Setup of v33:
==> flow/design.v (excerpt) <==
module top(
    input logic         clk,
    input logic         SW,          
    input logic [63:0]  pattern,     
    output logic        _48b         
);
    logic [127:0] grid;
    logic [127:0] initial_pattern;
    logic step_game;
    logic reset;
    logic [23:0] shift_reg;
    logic shift;
    logic ws2812b_out;
    logic [5:0] pixel;
    logic load_sreg;
    logic transmit_pixel;
    logic [4:0] frame;
    logic [4:0] last_frame;
    localparam [23:0] OFF     = 24'h000000;
    localparam [23:0] RED     = 24'h00FF00;
    localparam [23:0] GREEN   = 24'hFF0000;
    localparam [23:0] BLUE    = 24'h0000FF;
    genvar gi;
    generate
        for (gi = 0; gi < 64; gi++) begin : g_init
            assign initial_pattern[2*gi +: 2] = pattern[gi] ? 2'b11 : 2'b00;
        end
    endgenerate
    assign reset = ~SW;
    rules u3 (
        .clk(clk),
        .reset(reset),
        .step(step_game),
        .initial_pattern(initial_pattern),
        .grid(grid)  
    );
    ws2812b u4 (
        .clk            (clk),
        .reset          (reset),
        .serial_in      (shift_reg[23]),
        .transmit       (transmit_pixel),
        .ws2812b_out    (ws2812b_out),
        .shift          (shift)
    );
    controller u5 (
        .clk            (clk),
        .reset          (reset),
        .load_sreg      (load_sreg),
        .transmit_pixel (transmit_pixel),
        .pixel          (pixel),
        .frame          (frame)
    );
    always_ff @(posedge clk) begin
        if (reset)
            last_frame <= 5'd0;
        else
  ...
clock: 4.83 ns
lec_check: 0
cap_margin: 20
core_margin: 2
core_utilization: 72
cts_cluster_size: 34
max_routing_layer: met4
place_density: 0.66
setup_slack_margin: 1.4
slew_margin: 20
run.sh (not shown) runs the stock make flow with config.mk's settings and CLKGATE_MAP_FILE=.
global routing: v33 exited with error
Changes in v44 relative to v33:
# v33
export LEC_CHECK = 0
export CAP_MARGIN = 20
export CORE_MARGIN = 2
export CORE_UTILIZATION = 72
export CTS_CLUSTER_SIZE = 34
export MAX_ROUTING_LAYER = met4
export PLACE_DENSITY = 0.66
export SETUP_SLACK_MARGIN = 1.4
export SLEW_MARGIN = 20
create_clock -name core_clock -period 4.83 [get_ports {clk}]
# v44
export LEC_CHECK = 0
export ABC_AREA = 1
export CAP_MARGIN = 20
export CORE_ASPECT_RATIO = 1.12
export CORE_MARGIN = 2
export CORE_UTILIZATION = 72
export CTS_CLUSTER_SIZE = 34
export GPL_TIMING_DRIVEN = 1
export PLACE_DENSITY_LB_ADDON = 0.27
export SLEW_MARGIN = 20
export TNS_END_PERCENT = 30
create_clock -name core_clock -period 2.69 [get_ports {clk}]
Results
v44 never completed, since it errored out during clock tree synthesis.
v44 vs. v33: post-synthesis average cell area down about 30%; die size now smaller; die width lost 5.6%; synthesized chip area reported by yosys down 180 um^2.
When v44 is set beside v33, its area fraction in xor and xnor cells turns out to be 18 points smaller.
Weighted congestion reported at the end of routability-driven placement: lower on v44
Cmp v44 and v33 / synthesized cell count / higher: v44
Setup changes, v44 to v11
# v44
export LEC_CHECK = 0
export ABC_AREA = 1
export CAP_MARGIN = 20
export CORE_ASPECT_RATIO = 1.12
export CORE_MARGIN = 2
export CORE_UTILIZATION = 72
export CTS_CLUSTER_SIZE = 34
export GPL_TIMING_DRIVEN = 1
export PLACE_DENSITY_LB_ADDON = 0.27
export SLEW_MARGIN = 20
export TNS_END_PERCENT = 30
create_clock -name core_clock -period 2.69 [get_ports {clk}]
# v11
export LEC_CHECK = 0
export ABC_AREA = 1
export CAP_MARGIN = 20
export CORE_ASPECT_RATIO = 1.12
export CORE_MARGIN = 2
export CORE_UTILIZATION = 58
export CTS_CLUSTER_SIZE = 34
export GPL_TIMING_DRIVEN = 1
export PLACE_DENSITY_LB_ADDON = 0.27
export SLEW_MARGIN = 20
export TNS_END_PERCENT = 30
create_clock -name core_clock -period 5.0 [get_ports {clk}]
Notes after the runs:
On number of placement rows: between v44 and v11, it ends up lower for v44. Total die size: v11 > v44. Status for v44 and v11: clean finish in v11 only. v44: DPL-0038 in clock tree synthesis -> run aborted. Compared with v44, in v11 worst slack at placement now larger, final weighted congestion in routability-driven placement now smaller.
diff inputs: v11 => v43
# v11
export LEC_CHECK = 0
export ABC_AREA = 1
export CAP_MARGIN = 20
export CORE_ASPECT_RATIO = 1.12
export CORE_MARGIN = 2
export CORE_UTILIZATION = 58
export CTS_CLUSTER_SIZE = 34
export GPL_TIMING_DRIVEN = 1
export PLACE_DENSITY_LB_ADDON = 0.27
export SLEW_MARGIN = 20
export TNS_END_PERCENT = 30
create_clock -name core_clock -period 5.0 [get_ports {clk}]
# v43
export LEC_CHECK = 0
export CAP_MARGIN = 20
export CORE_MARGIN = 2
export CORE_UTILIZATION = 71
export CTS_CLUSTER_SIZE = 54
export SLEW_MARGIN = 20
create_clock -name core_clock -period 7.82 [get_ports {clk}]
==> comparison <==
- Cell area after synthesis: v43 > v11
- v43 vs. v11: number of standard cells reported by yosys decreased about 30%, synthesized cell count lost about 30%.
Inputs modified between v43 and v6:
# v43
export LEC_CHECK = 0
export CAP_MARGIN = 20
export CORE_MARGIN = 2
export CORE_UTILIZATION = 71
export CTS_CLUSTER_SIZE = 54
export SLEW_MARGIN = 20
create_clock -name core_clock -period 7.82 [get_ports {clk}]
# v6
export LEC_CHECK = 0
export CAP_MARGIN = 5
export CORE_MARGIN = 2
export CORE_UTILIZATION = 72
export CTS_CLUSTER_SIZE = 35
export PLACE_DENSITY = 0.65
export SLEW_MARGIN = 20
create_clock -name core_clock -period 4.66 [get_ports {clk}]
==> comparison <==
- v6 did not run to completion, as it errored out during global routing.
- Going from v43 to v6, CTS buffer count went down; total setup buffers inserted after CTS went up; core area went down; die area went down.
> inputs changed (v6 -> v9)
# v6
export LEC_CHECK = 0
export CAP_MARGIN = 5
export CORE_MARGIN = 2
export CORE_UTILIZATION = 72
export CTS_CLUSTER_SIZE = 35
export PLACE_DENSITY = 0.65
export SLEW_MARGIN = 20
create_clock -name core_clock -period 4.66 [get_ports {clk}]
# v9
export LEC_CHECK = 0
export CAP_MARGIN = 20
export CORE_MARGIN = 2
export CORE_UTILIZATION = 40
export SLEW_MARGIN = 20
create_clock -name core_clock -period 6.7 [get_ports {clk}]
Findings:
Across v6 and v9, a clean result was obtained everywhere but in v6. Status: v6 FAILED at global routing (tool error). The area after synthesis was comparable across v9 and v6. Compared with v6, v9 shows post-placement worst setup slack higher by 1.32 ns. Sort v9 and v6 by total number of H-tree levels desc -> top: v9.
